// ULA_LCD
module ULA_LCD(clk, rst, rs, rw, en, dados, SOMA, SUBT, MULT, IGUAL, A, B, sinalA, sinalB);
	input [7:0] A;
	input [7:0] B;
	input sinalA;
	input sinalB;
	input SOMA;
	input SUBT;
	input MULT;
	input IGUAL;
	output en;
	output rw;
	output rs;
	output [7:0] dados;
	input clk;
	input rst;
	reg rs;
	reg rw;
	reg en;
	reg [7:0] dados;
	reg [21:0] c45;
	reg [21:0] c5;
	reg [21:0] c25;
	integer c1;
	reg flag45;
	reg flag5;
	reg flag2meio;
	reg [9:0] est2;
	reg flagbt1;
	reg flagbt2;
	reg flagbt3;
	reg flagbt4;
	reg flag_rst;
	reg [31:0] estado;
	reg subest;
	reg [5:0] charPos;
	reg [1:0] operacao;
	reg menos;
	reg [7:0] Alinha;
	reg [7:0] Blinha;
	reg menosA;
	reg menosB;
	reg menosR;
	parameter T45 = 2250, T5 = 250, T25 = 125;
	parameter clear = 1, opSOMA=1, opSUBT=2, opMULT=3, opIGUAL=4, skipLn=192, WAIT=10, WRITE=11, DEFAULT=6;
	reg [21:0] n45, n5, n25;
	reg nf45, nf5, nf25;
	always @(posedge clk) begin
		n45 = c45; n5 = c5; n25 = c25;
		nf45 = flag45; nf5 = flag5; nf25 = flag2meio;
    	if(flag_rst) begin
        	n45 = 0;
        	n25 = 0;
        	n5 = 0;
        	nf5 = 0;
        	nf45 = 0;
        	nf25 = 0;
    	end
    	if(n45 == T45) begin
            	n45 = 0;
            	nf45 = 1;
    	end
    	else if (n45 < T45) begin
        	n45 = n45+1;
    	end
  ...
Size in the first run: ~35 I/O pins, roughly 67000 um2 of cells after synthesis.
clock: 120.0 ns
lec_check: 0
abc_area: 1
cap_margin: 20
core_aspect_ratio: 1.91
core_margin: 2
core_utilization: 44
cts_cluster_diameter: 355
place_density_lb_addon: 0.05
slew_margin: 0
tns_end_percent: 95
run.sh (not shown) runs the stock make flow with config.mk's settings and CLKGATE_MAP_FILE=.
The starting point ran to the end with no violations.
Change:
- ABC_AREA: 1 -> 0
- CELL_PAD_IN_SITES_GLOBAL_PLACEMENT: unset -> 3
- SLEW_MARGIN: 0 -> 40
- Now the flow failed in 3_1_place_gp_skip_io on FLW-0024
- synthesized cell count fell by 29%
- synthesized area fell by 11%
- die area shrinks by 11%
Change:
- ABC_AREA: 0 -> 1
- CELL_PAD_IN_SITES_GLOBAL_PLACEMENT: 3 -> unset
- CORE_ASPECT_RATIO: 1.91 -> unset
- CORE_UTILIZATION: 44 -> 40
- PLACE_DENSITY_LB_ADDON: 0.05 -> unset
- SLEW_MARGIN: 40 -> 0
- TNS_END_PERCENT: 95 -> 20
The changed run finished with timing, DRC and antenna clean. Die size went up by about a fifth. Synthesized area climbs by roughly a tenth. Synthesized cell count rises by well over a third.
Change:
- CORE_UTILIZATION: 40 -> 71
- CTS_CLUSTER_DIAMETER: 355 -> unset
- SLEW_MARGIN: 0 -> 20
- TNS_END_PERCENT: 20 -> unset
- clock period: 120.0 -> 106.0 ns (I/O delays scaled with it)
Design area shrinks slightly.
Count of clock-buffer cells in the layout goes down by 3.
Routed wire length goes down by a few percent.
Die size decreases by well over a third.
Synthesized area does not change.
Via count went up by a few percent.
Worst hold slack gets better by 9.7 ps.
Final cell count is lower by a few percent.
Core utilization increases by 31 points.
Worst setup slack loses 13000 ps.

Starting RTL as in the previous note.
make LEC_CHECK=0 CAP_MARGIN=5 CORE_MARGIN=2 CORE_UTILIZATION=72 CTS_CLUSTER_DIAMETER=42 CTS_CLUSTER_SIZE=55 MAX_ROUTING_LAYER=met4 SLEW_MARGIN=20 finish   # period 75.7 ns
The baseline died in global routing (5_1_grt) (GRT-0116).
==> next run, changes <==
CAP_MARGIN = 20   (was 5)
CORE_UTILIZATION = 50   (was 72)
CTS_CLUSTER_DIAMETER = unset   (was 42)
CTS_CLUSTER_SIZE = unset   (was 55)
MAX_ROUTING_LAYER = unset   (was met4)
clock period = 63.4 ns   (was 75.7 ns; I/O delays follow)
Result:
- The new run finished but failed the layout checks on setup timing
- die size is higher by 43%
- area after synthesis does not change
- synthesized cell count stays the same

Starting RTL as in the previous note.
Settings: LEC_CHECK=0, CAP_MARGIN=20, CELL_PAD_IN_SITES_DETAIL_PLACEMENT=0, CELL_PAD_IN_SITES_GLOBAL_PLACEMENT=0, CORE_ASPECT_RATIO=0.9, CORE_MARGIN=2, CORE_UTILIZATION=72, CTS_CLUSTER_DIAMETER=314, CTS_CLUSTER_SIZE=50, GPL_ROUTABILITY_DRIVEN=0, MAX_ROUTING_LAYER=met4, PLACE_DENSITY_LB_ADDON=0.0, SETUP_SLACK_MARGIN=5.0, SLEW_MARGIN=25, TNS_END_PERCENT=65; clock period 94.3 ns.
The baseline did not get past global routing (5_1_grt).
Rerun with:
- CTS_CLUSTER_SIZE: 50 -> 34
=> The changed run ended with an error in global routing (5_1_grt); die size does not change; synthesized area stays the same; synthesized cell count does not change.
Rerun with:
- ABC_AREA: unset -> 1
- CELL_PAD_IN_SITES_DETAIL_PLACEMENT: 0 -> unset
- CELL_PAD_IN_SITES_GLOBAL_PLACEMENT: 0 -> unset
- CORE_ASPECT_RATIO: 0.9 -> unset
- CTS_CLUSTER_DIAMETER: 314 -> unset
- CTS_CLUSTER_SIZE: 34 -> unset
- GPL_ROUTABILITY_DRIVEN: 0 -> unset
- MAX_ROUTING_LAYER: met4 -> unset
- PLACE_DENSITY_LB_ADDON: 0.0 -> unset
- SETUP_SLACK_MARGIN: 5.0 -> unset
- SLEW_MARGIN: 25 -> 20
- TNS_END_PERCENT: 65 -> unset
- clock period: 94.3 -> 126.0 ns (I/O delays scaled with it)
Outcome:
- With this change the flow passed the timing, DRC and antenna checks
- die size is higher by roughly a tenth
- synthesized cell count grows by well over a third
- synthesized area goes up by roughly a tenth
Rerun with:
- ABC_AREA: 1 -> unset
- CORE_UTILIZATION: 72 -> 13
Clock-buffer cell count grows by 7.
Critical path depth shrinks by 35.
Fmax shrinks by 15%.
Worst setup slack got worse by 17000 ps.
First-iteration DRC count shrinks by 36%.
Die size grows to 4.9 times its value.
Design area shrinks by 0.96%.
